==> flow/design.v <==
module JAM (
input CLK,
input RST,
output reg [2:0] W,
output reg [2:0] J,
input [6:0] Cost,
output reg [3:0] MatchCount,
output reg [9:0] MinCost,
output reg Valid );
reg [2:0] n_state;
reg [2:0] c_state;
reg [2:0] max_index;
reg [2:0] max;
reg [2:0] sortlist [0:7];
reg directions [0:7];
reg sortable;
reg [2:0] list_index;
reg [9:0] cost_sum;
reg [9:0] cost_min;
parameter IDLE          = 3'd0,
          CAL_COST      = 3'd1,
          MIN_CONFIRM   = 3'd2,
          MOVE          = 3'd3,
          FIN           = 3'd4
;
always@(posedge CLK or posedge RST) begin
    if (RST) c_state <= IDLE;
    else c_state <= n_state;
end
always@(*) begin
    case(c_state)
        IDLE : n_state = CAL_COST;
        CAL_COST : n_state = (W == 3'd7) ? MIN_CONFIRM : c_state;
        MIN_CONFIRM : n_state = MOVE;
        MOVE : n_state = (sortable == 1'b0) ? FIN : CAL_COST;
        default : n_state = c_state;
    endcase
end
always @(posedge CLK or posedge RST) begin
    if(RST) list_index <= 3'd0;
    else if(n_state == CAL_COST) list_index <= list_index + 3'd1;
    else list_index <= 3'd0;
end
always @(posedge CLK or posedge RST) begin
    if(RST)begin
        sortlist[0] <= 3'd0;
        sortlist[1] <= 3'd1;
        sortlist[2] <= 3'd2;
        sortlist[3] <= 3'd3;
        sortlist[4] <= 3'd4;
        sortlist[5] <= 3'd5;
        sortlist[6] <= 3'd6;
        sortlist[7] <= 3'd7;
    end
    else if(c_state == MOVE && sortable == 1'b1)begin
        if(directions[sortlist[max_index]] == 1'b0)begin
            sortlist[max_index] <= sortlist[max_index-1];
            sortlist[max_index-1] <= sortlist[max_index];
        end
        else if(directions[sortlist[max_index]] == 1'b1)begin
            sortlist[max_index] <= sortlist[max_index+1];
            sortlist[max_index+1] <= sortlist[max_index];
        end
    end
end
always @(posedge CLK or posedge RST) begin
    if(RST)begin
        directions[0] <= 1'b0;
        directions[1] <= 1'b0;
        directions[2] <= 1'b0;
        directions[3] <= 1'b0;
        directions[4] <= 1'b0;
        directions[5] <= 1'b0;
        directions[6] <= 1'b0;
        directions[7] <= 1'b0;
    end
    else if(c_state == MOVE && sortable == 1'b1)begin
        directions[sortlist[0]] <= (sortlist[max_index] < sortlist[0]) ? ~directions[sortlist[0]] : directions[sortlist[0]];
        directions[sortlist[1]] <= (sortlist[max_index] < sortlist[1]) ? ~directions[sortlist[1]] : directions[sortlist[1]];
        directions[sortlist[2]] <= (sortlist[max_index] < sortlist[2]) ? ~directions[sortlist[2]] : directions[sortlist[2]];
        directions[sortlist[3]] <= (sortlist[max_index] < sortlist[3]) ? ~directions[sortlist[3]] : directions[sortlist[3]];
        directions[sortlist[4]] <= (sortlist[max_index] < sortlist[4]) ? ~directions[sortlist[4]] : directions[sortlist[4]];
        directions[sortlist[5]] <= (sortlist[max_index] < sortlist[5]) ? ~directions[sortlist[5]] : directions[sortlist[5]];
        directions[sortlist[6]] <= (sortlist[max_index] < sortlist[6]) ? ~directions[sortlist[6]] : directions[sortlist[6]];
        directions[sortlist[7]] <= (sortlist[max_index] < sortlist[7]) ? ~directions[sortlist[7]] : directions[sortlist[7]];
    end
end
always @(*) begin
    begin
        max_index = 3'd0;
        max = 3'd0;
        if(max < sortlist[0] && (directions[sortlist[0]] == 1'b1 && sortlist[0] > sortlist[1]))begin
            max = sortlist[0];
            max_index = 3'd0;
        end
        if(max < sortlist[1] &&((directions[sortlist[1]] == 1'b0 && sortlist[1] > sortlist[0])||(directions[sortlist[1]] == 1'b1 && sortlist[1] > sortlist[2])))begin
            max = sortlist[1];
            max_index = 3'd1;
        end
        if(max < sortlist[2] &&((directions[sortlist[2]] == 1'b0 && sortlist[2] > sortlist[1])||(directions[sortlist[2]] == 1'b1 && sortlist[2] > sortlist[3])))begin
            max = sortlist[2];
            max_index = 3'd2;
        end
        if(max < sortlist[3] &&((directions[sortlist[3]] == 1'b0 && sortlist[3] > sortlist[2])||(directions[sortlist[3]] == 1'b1 && sortlist[3] > sortlist[4])))begin
            max = sortlist[3];
            max_index = 3'd3;
        end
        if(max < sortlist[4] &&((directions[sortlist[4]] == 1'b0 && sortlist[4] > sortlist[3])||(directions[sortlist[4]] == 1'b1 && sortlist[4] > sortlist[5])))begin
            max = sortlist[4];
            max_index = 3'd4;
        end
        if(max < sortlist[5] &&((directions[sortlist[5]] == 1'b0 && sortlist[5] > sortlist[4])||(directions[sortlist[5]] == 1'b1 && sortlist[5] > sortlist[6])))begin
            max = sortlist[5];
            max_index = 3'd5;
        end
        if(max < sortlist[6] &&((directions[sortlist[6]] == 1'b0 && sortlist[6] > sortlist[5])||(directions[sortlist[6]] == 1'b1 && sortlist[6] > sortlist[7])))begin
            max = sortlist[6];
            max_index = 3'd6;
        end
        if(max < sortlist[7] &&((directions[sortlist[7]] == 1'b0 && sortlist[7] > sortlist[6])))begin
            max = sortlist[7];
            max_index = 3'd7;
        end
    end
end
always @(*) begin
    sortable = 1'b0;
    sortable = ( directions[sortlist[0]] == 1'b1 && sortlist[0] > sortlist[1]) ? 1'b1 : sortable;
    sortable = ((directions[sortlist[1]] == 1'b0 && sortlist[1] > sortlist[0])||(directions[sortlist[1]] == 1'b1 && sortlist[1] > sortlist[2])) ? 1'b1 : sortable;
    sortable = ((directions[sortlist[2]] == 1'b0 && sortlist[2] > sortlist[1])||(directions[sortlist[2]] == 1'b1 && sortlist[2] > sortlist[3])) ? 1'b1 : sortable;
    sortable = ((directions[sortlist[3]] == 1'b0 && sortlist[3] > sortlist[2])||(directions[sortlist[3]] == 1'b1 && sortlist[3] > sortlist[4])) ? 1'b1 : sortable;
    sortable = ((directions[sortlist[4]] == 1'b0 && sortlist[4] > sortlist[3])||(directions[sortlist[4]] == 1'b1 && sortlist[4] > sortlist[5])) ? 1'b1 : sortable;
    sortable = ((directions[sortlist[5]] == 1'b0 && sortlist[5] > sortlist[4])||(directions[sortlist[5]] == 1'b1 && sortlist[5] > sortlist[6])) ? 1'b1 : sortable;
    sortable = ((directions[sortlist[6]] == 1'b0 && sortlist[6] > sortlist[5])||(directions[sortlist[6]] == 1'b1 && sortlist[6] > sortlist[7])) ? 1'b1 : sortable;
    sortable = ( directions[sortlist[7]] == 1'b0 && sortlist[7] > sortlist[6]) ? 1'b1 : sortable;
end
always @(posedge CLK or posedge RST) begin
    if(RST) W <= 3'd0;
    else if(c_state == CAL_COST) W <= list_index;
end
always @(*) begin
    J = sortlist[W];
end
always @(posedge CLK or posedge RST) begin
    if(RST) cost_sum <= 10'd0;
    else if(c_state == CAL_COST) cost_sum <= cost_sum + Cost;
    else cost_sum <= 10'd0;
end
always @(posedge CLK or posedge RST) begin
    if(RST) cost_min <= 10'd1023;
    else if(c_state == MIN_CONFIRM) cost_min <= (cost_min > cost_sum) ? cost_sum : cost_min;
end
always @(posedge CLK or posedge RST) begin
    if(RST) MinCost <= 10'd0;
    else if(c_state == FIN) MinCost <= cost_min;
end
always @(posedge CLK or posedge RST) begin
    if(RST) MatchCount <= 4'd0;
    else if(c_state == MIN_CONFIRM)begin
        if(cost_min > cost_sum) MatchCount <= 4'd1;
        else if(cost_min == cost_sum) MatchCount <= MatchCount + 4'd1;
    end
end
always @(posedge CLK or posedge RST) begin
    if(RST) Valid <= 1'b0;
    else if(c_state == FIN) Valid <= 1'b1;
end
endmodule
export LEC_CHECK = 0
export ABC_AREA = 0
export CAP_MARGIN = 20
export CELL_PAD_IN_SITES_DETAIL_PLACEMENT = 0
export CORE_ASPECT_RATIO = 0.5
export CORE_MARGIN = 9
export CORE_UTILIZATION = 57
export CTS_CLUSTER_DIAMETER = 376
export CTS_CLUSTER_SIZE = 96
export PLACE_DENSITY_LB_ADDON = 0.05
export SETUP_SLACK_MARGIN = 0.32
export SLEW_MARGIN = 5
export TNS_END_PERCENT = 80
create_clock -name core_clock -period 12.4 [get_ports {CLK}]
run.sh (not shown) runs the stock make flow with config.mk's settings and CLKGATE_MAP_FILE=.
The first run finished with negative setup slack left.
Then changed:
Settings changed: ABC_AREA 0 to default, CELL_PAD_IN_SITES_DETAIL_PLACEMENT 0 to default, CORE_ASPECT_RATIO 0.5 to default, CORE_MARGIN 9 to 2, CORE_UTILIZATION 57 to 66, CTS_CLUSTER_DIAMETER 376 to default, CTS_CLUSTER_SIZE 96 to default, PLACE_DENSITY_LB_ADDON 0.05 to default, SETUP_SLACK_MARGIN 0.32 to default, SLEW_MARGIN 5 to 20, TNS_END_PERCENT 80 to default.
Clock period 12.4 ns to 12.8 ns, I/O delays scaled along.
This time the run died in 5_1_grt.
Die area falls by a quarter to a third.
Synthesized cell count stays the same.
Synthesized area does not change.
Then changed:
Settings changed: ABC_AREA from default to 1, CORE_UTILIZATION 66 to 72, CTS_CLUSTER_DIAMETER from default to 396.
Clock period 12.8 ns to 7.78 ns, I/O delays scaled along.
Result:
- The changed run ended with an error in 4_1_cts (DPL-0038)
- die area shrinks by 10%
- synthesized area shrinks by 2.3%
- synthesized cell count grows by 19%

---

Setup of exp/violet:
// JAM: RTL as listed in full above, without the edits since
export LEC_CHECK = 0
export CAP_MARGIN = 20
export CORE_MARGIN = 6
export CORE_UTILIZATION = 61
export CTS_CLUSTER_SIZE = 37
export GPL_TIMING_DRIVEN = 0
export HOLD_SLACK_MARGIN = 0.2
export MAX_ROUTING_LAYER = met4
export PLACE_DENSITY_LB_ADDON = 0.17
export SLEW_MARGIN = 10
create_clock -name core_clock -period 16.0 [get_ports {CLK}]
Per the final summary, exp/violet finished and its layout is clean on timing, DRC and antenna.
For exp/ember, these inputs were changed with respect to exp/violet:
Settings: setting ABC_AREA to 1 for the first time; changing CORE_MARGIN from 6 to 2; setting CELL_PAD_IN_SITES_GLOBAL_PLACEMENT to 2 for the first time; removing GPL_TIMING_DRIVEN (formerly 0); setting CORE_ASPECT_RATIO to 0.5 for the first time; changing CTS_CLUSTER_SIZE from 37 to 98; removing PLACE_DENSITY_LB_ADDON (formerly 0.17); setting CTS_CLUSTER_DIAMETER to 258 for the first time; changing SLEW_MARGIN from 10 to 20; setting PLACE_DENSITY to 0.85 for the first time; changing CORE_UTILIZATION from 61 to 40; removing MAX_ROUTING_LAYER (formerly met4); removing HOLD_SLACK_MARGIN (formerly 0.2).
### Flow results
Going from exp/violet to exp/ember, number of cells in Yosys stat increased by about 19% relative to the old numbers, vias after detailed routing decreased by 620 relative to the old numbers. Diff exp/violet -> exp/ember: relative contribution of combinational cells to total power now smaller, minimum clock period after layout went down, routed wire length -2000 um, internal portion of total power went down by about 7%. Compared exp/ember vs exp/violet, and clock network area share is up in exp/ember. Run comparison: exp/ember slowest cell on the critical path dfrtp_1; exp/violet slowest cell on the critical path a222oi_1. Between exp/violet and exp/ember, post-route core utilization decreased. Going from exp/violet to exp/ember, area taken by flip-flops and latches shrank slightly.
Input changes introduced in exp/indigo (baseline for comparison: exp/ember):
Settings: a change of CORE_UTILIZATION from 40 to 61; a deleted CTS_CLUSTER_SIZE that had been 98; a deleted CORE_ASPECT_RATIO that had been 0.5; a deleted ABC_AREA that had been 1; a deleted PLACE_DENSITY that had been 0.85; a change of CORE_MARGIN from 2 to 6; a deleted CTS_CLUSTER_DIAMETER that had been 258; a deleted CELL_PAD_IN_SITES_GLOBAL_PLACEMENT that had been 2.
## What came out
Lower post-synthesis chip area from yosys goes to exp/ember over exp/indigo. exp/indigo vs. exp/ember: synthesis-to-finish area growth went up by 2.4 points. The final reports for exp/indigo and exp/ember show via count of the first global-routing pass lower in the former. The higher overall power of the completed layout came out of exp/indigo. Taking exp/indigo as 1.0, exp/ember lands at 0.928 on internal power summed over all cells. Taking exp/ember as the reference, in exp/indigo wire length saw a decrease, portion of total power attributed to sequential cells dropped 0.2 points, synthesized area per cell climbed about 22%. Min maximum number of pins on one net before global-route repair across exp/ember and exp/indigo: exp/ember. Comparing exp/ember and exp/indigo, number of clock buffers in the layout is higher on exp/indigo.
Modified inputs, exp/tundra compared to exp/indigo
Settings: a change of CORE_UTILIZATION from 61 to 40; a change of CORE_MARGIN from 6 to 2.
Count of clock-buffer cells in the layout on exp/tundra is down relative to exp/indigo. From exp/indigo to exp/tundra the numbers moved as follows: combinational gate area now sits at about the same level, count of cell instances traversed by the critical path dropped 3.0%, mean routed wirelength per cell has decreased, number of stages on the worst hold path lower. exp/tundra ended up with more standard cells than exp/indigo.
--- input diff exp/tundra..exp/yarrow ---
Settings: CTS_CLUSTER_DIAMETER: unset -> 377; CELL_PAD_IN_SITES_GLOBAL_PLACEMENT: unset -> 2; PLACE_DENSITY_LB_ADDON: unset -> 0.04; CORE_ASPECT_RATIO: unset -> 0.5; CTS_CLUSTER_SIZE: unset -> 98.
==> results <==
Compared with exp/tundra, exp/yarrow shows placement row count that has gone down by more than a quarter.
Highest metal layer used by the detailed router = met5: exp/yarrow; highest metal layer used by the detailed router = met4: exp/tundra
| overall routed net length | exp/yarrow vs exp/tundra | worse |
Comparing exp/yarrow with exp/tundra, the core box area came out essentially unchanged.
Compared with exp/tundra, in exp/yarrow clock sink count did not really move, share of the clock period used by the worst path -0.26 points, die area now larger, final-layout non-clock buffer area share now larger.
exp/yarrow has completed all stages; timing, DRC and antenna checks passed.
exp/yarrow vs exp/tundra — logic depth of the worst register-to-register path rose 4.6%.
In the reports for exp/tundra and exp/yarrow, the larger global-route met2 utilization belongs to exp/yarrow.
The total chip power in exp/yarrow sits about 0.9% below the value recorded for exp/tundra.
When exp/yarrow is measured against exp/tundra, its number of nets in the final layout turns out 5 higher.
diff inputs: exp/yarrow => exp/zinc
Settings: a deleted CORE_ASPECT_RATIO that had been 0.5; a change of CTS_CLUSTER_SIZE from 98 to 37; a change of CTS_CLUSTER_DIAMETER from 377 to 237; a change of CORE_UTILIZATION from 40 to 61; an added GPL_TIMING_DRIVEN of 0; a change of PLACE_DENSITY_LB_ADDON from 0.04 to 0.03; a change of CORE_MARGIN from 2 to 6; an added GPL_ROUTABILITY_DRIVEN of 1; a change of CELL_PAD_IN_SITES_GLOBAL_PLACEMENT from 2 to 3; an added MAX_ROUTING_LAYER of met4.
Results
Status: exp/zinc FAILED at global placement without I/O (tool error)
Synthesized area per cell: exp/zinc vs exp/yarrow identical
Between exp/zinc and exp/yarrow, full die area is lower for exp/zinc, exp/yarrow comes in above that.
Compared with exp/yarrow, exp/zinc shows floorplan die width lower by about 40%.
Summary of exp/zinc over exp/yarrow: die height grew by 21%; floorplan core density increased 22 points; area of the core region now smaller.

---

// JAM: RTL as listed in full above, without the edits since
Settings: LEC_CHECK=0, ABC_AREA=1, CAP_MARGIN=20, CORE_MARGIN=2, CORE_UTILIZATION=72, CTS_CLUSTER_DIAMETER=148, CTS_CLUSTER_SIZE=99, SETUP_SLACK_MARGIN=-0.67, SLEW_MARGIN=20; clock period 8.14 ns.
The baseline never finished: it broke off in clock tree synthesis on DPL-0038.
Edit:
- ABC_AREA: 1 -> unset
- CORE_UTILIZATION: 72 -> 61
- CTS_CLUSTER_DIAMETER: 148 -> unset
- CTS_CLUSTER_SIZE: 99 -> unset
- SETUP_SLACK_MARGIN: -0.67 -> unset
- clock period: 8.14 -> 15.5 ns (I/O delays scaled with it)
Now the flow produced a clean layout.
Synthesized area goes up by 2.4%.
Die size goes up by 20%.
Synthesized cell count goes down by 16%.
Edit:
- clock period: 15.5 -> 8.65 ns (I/O delays scaled with it)
With this change the flow ended with an error in global routing.
Area after synthesis stays the same.
Synthesized cell count is unchanged.
Die area stays the same.
Edit:
- CORE_UTILIZATION: 61 -> 58
- SETUP_SLACK_MARGIN: unset -> -0.69
- clock period: 8.65 -> 13.1 ns (I/O delays scaled with it)
The changed run finished with negative setup slack left.
Synthesized area is unchanged.
Synthesized cell count is unchanged.
Die area rose by 5.0%.
Edit:
- CORE_UTILIZATION: 58 -> 63
- SETUP_SLACK_MARGIN: -0.69 -> unset
- clock period: 13.1 -> 15.0 ns (I/O delays scaled with it)
Result:
- With this change the flow passed the timing, DRC and antenna checks
- design area is lower by 5.8%
- first-iteration DRC count is higher by 39%
- area after synthesis is unchanged
- setup slack improves by 880 ps
- maximum frequency is lower by 7.0%
- core utilization is higher by 1.8 points
- clock-buffer cell count is lower by 1
- clock power is higher by about 2%
- final cell count is lower by 6.3%
Edit:
- CORE_UTILIZATION: 63 -> 67
- clock period: 15.0 -> 12.8 ns (I/O delays scaled with it)
This time the run died in global routing; area after synthesis stays the same; die area shrinks by 5.8%; synthesized cell count does not change.
Power is estimated from default activity; no workload was simulated.
